==> flow/design.v (excerpt) <==
module sorting_system(
    input wire clk,              
    input wire rst_n,            
    input wire btn_manual_1,     
    input wire btn_manual_2,     
    input wire sensor_out,
    output wire s0, s1,
    output wire s2, s3,
    output wire led_r, led_g, led_b,
    input wire ir_sensor,        
    output wire servo_pwm_1,     
    output wire servo_pwm_2,     
    output wire led_ir_status    
);
Size: about 3000 cells after synthesis, roughly 380 flip-flops, about 16 I/O pins, about 22000 µm² of cells after synthesis.
clock: 8.0 ns
lec_check: 0
abc_area: 1
cap_margin: 40
cell_pad_in_sites_global_placement: 0
core_aspect_ratio: 1.67
core_margin: 2
core_utilization: 40
cts_cluster_size: 54
gpl_routability_driven: 0
hold_slack_margin: 0.1
min_routing_layer: met2
place_density: 0.75
setup_slack_margin: 2.33
slew_margin: 20
run.sh (not shown) runs the stock make flow with config.mk's settings and CLKGATE_MAP_FILE=.
The starting point passed the timing, design-rule and antenna checks.
Change:
- ABC_AREA: 1 -> unset
- CAP_MARGIN: 40 -> 20
- CELL_PAD_IN_SITES_GLOBAL_PLACEMENT: 0 -> unset
- CORE_ASPECT_RATIO: 1.67 -> 1.71
- CTS_CLUSTER_DIAMETER: unset -> 229
- CTS_CLUSTER_SIZE: 54 -> unset
- GPL_ROUTABILITY_DRIVEN: 0 -> unset
- GPL_TIMING_DRIVEN: unset -> 0
- HOLD_SLACK_MARGIN: 0.1 -> -0.07
- PLACE_DENSITY: 0.75 -> unset
- PLACE_DENSITY_LB_ADDON: unset -> 0.12
- SETUP_SLACK_MARGIN: 2.33 -> unset
- SLEW_MARGIN: 20 -> 40
- TNS_END_PERCENT: unset -> 75
What happened:
- non-clock buffer count came out higher by 102
- area after synthesis came out lower by about 2.7%
- power came out lower by 10%
Change:
- ABC_AREA: unset -> 1
- CAP_MARGIN: 20 -> 40
- CELL_PAD_IN_SITES_GLOBAL_PLACEMENT: unset -> 2
- CORE_ASPECT_RATIO: 1.71 -> 1.27
- CTS_CLUSTER_DIAMETER: 229 -> unset
- CTS_CLUSTER_SIZE: unset -> 54
- GPL_ROUTABILITY_DRIVEN: unset -> 0
- GPL_TIMING_DRIVEN: 0 -> unset
- HOLD_SLACK_MARGIN: -0.07 -> 0.1
- PLACE_DENSITY: unset -> 0.75
- PLACE_DENSITY_LB_ADDON: 0.12 -> unset
- SLEW_MARGIN: 40 -> 20
- TNS_END_PERCENT: 75 -> unset
After rerunning:
- global-route usage decreases by 2.6 points
- fmax increases by 34%
- worst hold slack gets better by 0.0074 ns
- cell count increases by 12%
- worst setup slack gets better by 1.2 ns
- total power rises by 16%
- wire length decreases by 7.2%
- die area goes up by 2.6%
- final area rises by 3.0%

========
The RTL this note starts from:
==> flow/design.v <==
`timescale 1ns / 1ps
module sorting_system(
    input wire clk,              
    input wire rst_n,            
    input wire btn_manual_1,     
    input wire btn_manual_2,     
    input wire sensor_out,
    output wire s0, s1,
    output wire s2, s3,
    output wire led_r, led_g, led_b,
    input wire ir_sensor,        
    output wire servo_pwm_1,     
    output wire servo_pwm_2,     
    output wire led_ir_status    
);
    wire [1:0] detected_color;  
    tcs3200_core_v3 #(
        .SAMPLE_TIME(2500)
    ) color_sensor_inst (
        .clk(clk), .rst_n(rst_n),
        .sensor_out(sensor_out),
        .s0(s0), .s1(s1), .s2(s2), .s3(s3),
        .color_id(detected_color),
        .led_r(led_r), .led_g(led_g), .led_b(led_b)
    );
    reg ir_s1, ir_s2;
    wire ir_edge;
    always @(posedge clk) begin
        if (rst_n) begin
            ir_s1 <= 1'b1;
            ir_s2 <= 1'b1;
        end else begin
            ir_s1 <= ir_sensor;
            ir_s2 <= ir_s1;
        end
    end
    assign ir_edge = (ir_s2 == 1'b1 && ir_s1 == 1'b0);
    assign led_ir_status = ~ir_s2;  
    reg trig_1, trig_2;
    always @(posedge clk) begin
        if (rst_n) begin
            trig_1 <= 0;
            trig_2 <= 0;
        end else begin
            trig_1 <= 0;
            trig_2 <= 0;
            if (ir_edge) begin
                if (detected_color == 2'd1) trig_1 <= 1;
                else if (detected_color == 2'd2) trig_2 <= 1;
            end
        end
    end
    servo_core #(
        .START_DELAY(26250),
        .HOLD_TIME(30000)
    ) servo_1_inst (
        .clk(clk), .rst_n(rst_n),
        .activate(trig_1 | btn_manual_1),
        .pwm_out(servo_pwm_1)
    );
    servo_core #(
        .START_DELAY(50000),
        .HOLD_TIME(30000)
    ) servo_2_inst (
        .clk(clk), .rst_n(rst_n),
        .activate(trig_2 | btn_manual_2),
        .pwm_out(servo_pwm_2)
    );
endmodule
module tcs3200_core_v3(
    input clk, rst_n, sensor_out,
    output wire s0, s1,
    output reg s2, s3,
    output reg [1:0] color_id,
    output reg led_r, led_g, led_b
);
    assign s0 = 1; assign s1 = 1;  
    parameter SAMPLE_TIME = 12500000;  
    localparam RED=0, BLUE=1, GREEN=2;
    reg [1:0] state;
    reg [31:0] timer, counter;
    reg [31:0] r_val, g_val, b_val;
    reg s_in_d, s_in_d2;
    wire s_edge = s_in_d & ~s_in_d2;
    always @(posedge clk) begin
        if (rst_n) begin s_in_d <= 1'b0; s_in_d2 <= 1'b0; end
        else begin s_in_d <= sensor_out; s_in_d2 <= s_in_d; end
    end
    always @(posedge clk) begin
        if (rst_n) begin
            state <= RED; timer <= 0; counter <= 0; s2 <= 0; s3 <= 0;
            r_val <= 0; g_val <= 0; b_val <= 0;
            color_id <= 0; led_r<=0; led_g<=0; led_b<=0;
        end else begin
            if (timer < SAMPLE_TIME) begin
                timer <= timer + 1;
                if (s_edge) counter <= counter + 1;
            end else begin
                timer <= 0; counter <= 0;
                case(state)
                    RED: begin r_val <= counter; state <= BLUE; s2<=0; s3<=1; end
                    BLUE: begin b_val <= counter; state <= GREEN; s2<=1; s3<=1; end
                    GREEN: begin
                        g_val <= counter; state <= RED; s2<=0; s3<=0;
                        if ((r_val + g_val + b_val) > 1000) begin
                            if(r_val > g_val && r_val > b_val) begin
                                color_id <= 1; led_r<=1; led_g<=0; led_b<=0;
                            end else if(g_val > r_val && g_val > b_val) begin
                                color_id <= 2; led_r<=0; led_g<=1; led_b<=0;
                            end else if(b_val > r_val && b_val > g_val) begin
                                color_id <= 3; led_r<=0; led_g<=0; led_b<=1;
                            end
                        end else begin
                             led_r<=0; led_g<=0; led_b<=0;
                        end
                    end
                    default: begin state <= RED; s2<=0; s3<=0; end
                endcase
            end
        end
    end
endmodule
module servo_core #(
    parameter START_DELAY = 0,       
    parameter HOLD_TIME = 125000000  
)(
    input clk, rst_n, activate,
    output reg pwm_out
);
    parameter PWM_TOP = 2500;        
    parameter MIN_PULSE = 62;        
    parameter TARGET_PULSE = 146;    
    parameter STEP = 1;              
    reg [31:0] cnt;
    reg [31:0] duty;
    localparam IDLE=0, WAIT_DELAY=1, MOVE=2, HOLD=3, RETURN=4;
    reg [2:0] state;
    reg [31:0] general_timer;  
    always @(posedge clk) begin
        if (rst_n) begin
            state <= IDLE; duty <= MIN_PULSE; general_timer <= 0;
            cnt <= 0; pwm_out <= 0;
        end else begin
            if (cnt < PWM_TOP) cnt <= cnt + 1; else cnt <= 0;
            pwm_out <= (cnt < duty) ? 1 : 0;
            case(state)
                IDLE: begin
                    duty <= MIN_PULSE;
                    general_timer <= 0;
                    if (activate) begin
                        if (START_DELAY > 0) state <= WAIT_DELAY;
                        else state <= MOVE;
                    end
                end
                WAIT_DELAY: begin
                    if (general_timer < START_DELAY) begin
                        general_timer <= general_timer + 1;
                    end else begin
                        general_timer <= 0;
                        state <= MOVE;
                    end
                end
                MOVE: begin
                    if (duty < TARGET_PULSE) duty <= duty + STEP;
                    else begin
                        duty <= TARGET_PULSE;
                        general_timer <= 0;
                        state <= HOLD;
                    end
                end
                HOLD: begin
                    if (general_timer < HOLD_TIME) general_timer <= general_timer + 1;
                    else state <= RETURN;
                end
                RETURN: begin
                    if (duty > MIN_PULSE) duty <= duty - STEP;
                    else state <= IDLE;
                end
                default: state <= IDLE;
            endcase
        end
    end
endmodule
==> flow/config.mk <==
export PLATFORM = sky130hd
export DESIGN_NAME = sorting_system
export DESIGN_NICKNAME = sorting_system
export VERILOG_FILES = /design/flow/design.v
export SDC_FILE = /design/flow/constraint.sdc
export NUM_CORES = 4
export LEC_CHECK = 0
export ABC_AREA = 1
export CAP_MARGIN = 20
export CORE_MARGIN = 2
export CORE_UTILIZATION = 72
export CTS_CLUSTER_SIZE = 97
export SLEW_MARGIN = 20
export TNS_END_PERCENT = 5
==> flow/constraint.sdc <==
create_clock -name core_clock -period 2.46 [get_ports {clk}]
set_input_delay 0.4920 -clock core_clock [delete_from_list [all_inputs] [get_ports {clk}]]
set_output_delay 0.4920 -clock core_clock [all_outputs]
set_load 0.01 [all_outputs]
The baseline completed and failed the layout checks on negative setup slack.
Next try:
--- a/flow/config.mk
+++ b/flow/config.mk
@@ -9,6 +9,8 @@
 export CAP_MARGIN = 20
+export CORE_ASPECT_RATIO = 0.92
 export CORE_MARGIN = 2
 export CORE_UTILIZATION = 72
-export CTS_CLUSTER_SIZE = 97
+export GPL_ROUTABILITY_DRIVEN = 0
+export HOLD_SLACK_MARGIN = 0.3
+export SETUP_SLACK_MARGIN = 0.21
 export SLEW_MARGIN = 20
-export TNS_END_PERCENT = 5
Result: The new run finished but failed the layout checks on negative setup slack. Total power rises by 2.9%. Sequential power hardly moves. Critical path depth drops by 3. Via count rises by 3.4%. Register-to-register slack improves by 0.05 ns. Final area rises by about 3.5%. Non-clock buffer count climbs by 30. Global-route usage went down by 0.10 points. Worst setup slack is better by 0.054 ns. Clock-buffer cell count decreases by 2. Die area barely changes.
Power and IR drop assume default switching activity.
